==> try-lagoon <==
## lcd_top
module lcd_top(
  input clk,
  input rst,
  input PS2_CLK,
  input PS2_DATA,
  output [7:4] DB,
  output LCD_E,
  output LCD_RS,
  output LCD_RW,
  output [7:0] LED
  );
Settings: LEC_CHECK=0, ABC_AREA=1, CAP_MARGIN=0, CORE_MARGIN=2, CORE_UTILIZATION=72, CTS_CLUSTER_DIAMETER=271, GPL_TIMING_DRIVEN=1, PLACE_DENSITY_LB_ADDON=0.03, SETUP_SLACK_MARGIN=5.0, SLEW_MARGIN=20; clock period 7.52 ns.
run.sh (not shown) runs the stock make flow with config.mk's settings and CLKGATE_MAP_FILE=.
==> try-tundra: changes against try-lagoon <==
==> flow/config.mk (replaced) <==
export PLATFORM = sky130hd
export DESIGN_NAME = lcd_top
export DESIGN_NICKNAME = lcd_top
export VERILOG_FILES = /design/flow/design.v
export SDC_FILE = /design/flow/constraint.sdc
export NUM_CORES = 4
export LEC_CHECK = 0
export ABC_AREA = 1
export CAP_MARGIN = 20
export CORE_MARGIN = 2
export CORE_UTILIZATION = 72
export SETUP_SLACK_MARGIN = 1.92
export SLEW_MARGIN = 20
==> flow/constraint.sdc (replaced) <==
create_clock -name core_clock -period 8.19 [get_ports {clk}]
set_input_delay 1.6380 -clock core_clock [delete_from_list [all_inputs] [get_ports {clk}]]
set_output_delay 1.6380 -clock core_clock [all_outputs]
set_load 0.01 [all_outputs]
==> try-pepper: changes against try-lagoon <==
==> flow/config.mk (replaced) <==
export PLATFORM = sky130hd
export DESIGN_NAME = lcd_top
export DESIGN_NICKNAME = lcd_top
export VERILOG_FILES = /design/flow/design.v
export SDC_FILE = /design/flow/constraint.sdc
export NUM_CORES = 4
export LEC_CHECK = 0
export ABC_AREA = 0
export CAP_MARGIN = 20
export CORE_MARGIN = 2
export CORE_UTILIZATION = 70
export CTS_CLUSTER_DIAMETER = 271
export GPL_TIMING_DRIVEN = 1
export PLACE_DENSITY = 0.67
export SETUP_SLACK_MARGIN = 1.61
export SLEW_MARGIN = 20
==> flow/constraint.sdc (replaced) <==
create_clock -name core_clock -period 9.46 [get_ports {clk}]
set_input_delay 1.8920 -clock core_clock [delete_from_list [all_inputs] [get_ports {clk}]]
set_output_delay 1.8920 -clock core_clock [all_outputs]
set_load 0.01 [all_outputs]
==> results <==
Post-CTS setup buffer count: try-pepper 0; try-lagoon 136; try-tundra 59
Final nets: try-pepper 1,976; try-lagoon -; try-tundra 3,020
Chip area: try-pepper 0.0372 sq mm; try-lagoon 0.0384 sq mm; try-tundra 0.0384 sq mm
Number of fillers in the final layout: try-pepper 2,135; try-lagoon -; try-tundra 1,768
Comb gate area: try-pepper 0.00941 sq mm; try-lagoon -; try-tundra 0.0107 sq mm
Worst min-delay path category: try-pepper flip-flop to flip-flop; try-lagoon -; try-tundra flip-flop to flip-flop
Adders+Majority by Area: try-pepper 1.83%; try-lagoon 1.73%; try-tundra 1.73%
Slowest cell on crit path: try-pepper sky130_fd_sc_hd__ha_4; try-lagoon -; try-tundra sky130_fd_sc_hd__o21ai_0
Cell total in the yosys stat output: try-pepper 1,941; try-lagoon 2,900; try-tundra 2,900
Buffering stage count on the worst path with inverters included: try-pepper 1; try-lagoon -; try-tundra 3
Depth of the worst register-to-register path: try-pepper 6; try-lagoon -; try-tundra 9
Type of the worst setup path: try-pepper flip-flop to flip-flop; try-lagoon -; try-tundra flip-flop to flip-flop
Layout overhead on the synthesized area: try-pepper 9.22%; try-lagoon -; try-tundra 16.2%
Run status: try-pepper no timing/DRC/antenna violations; try-lagoon stopped before the end; try-tundra finished with violations
Stage where the flow stopped: try-pepper -; try-lagoon global routing; try-tundra -
Violated checks: try-pepper -; try-lagoon -; try-tundra capacitance limit, slew limit, setup timing
FF-to-FF setup slack: try-pepper 1730 ps; try-lagoon -; try-tundra -1610 ps
Worst slack at placement: try-pepper 1860 ps; try-lagoon 920 ps; try-tundra 1300 ps
Overall power after layout: try-pepper 0.00475 W; try-lagoon -; try-tundra 0.00573 W
Relative max-transition margin: try-pepper 26.9%; try-lagoon -; try-tundra -18.4%
Worst clock skew: try-pepper 28.5 ps; try-lagoon -; try-tundra 88.4 ps
Startpoint of the worst setup timing path: try-pepper LC1.head[0]$_DFFE_NP0P_; try-lagoon -; try-tundra LC1.head[0]$_DFFE_NP0P_
Cells after Synth: try-pepper 1,941; try-lagoon 2,900; try-tundra 2,900
Most used cell, CP: try-pepper sky130_fd_sc_hd__mux4_2; try-lagoon -; try-tundra sky130_fd_sc_hd__nand3_1
Setup violations, final: try-pepper 0; try-lagoon -; try-tundra 1
Combined flip-flop and latch cell area: try-pepper 0.0150 sq mm; try-lagoon -; try-tundra 0.0150 sq mm
Number of sequential cells: try-pepper 542; try-lagoon -; try-tundra 542
No activity file was given, so power comes from the tool's default toggle rates.
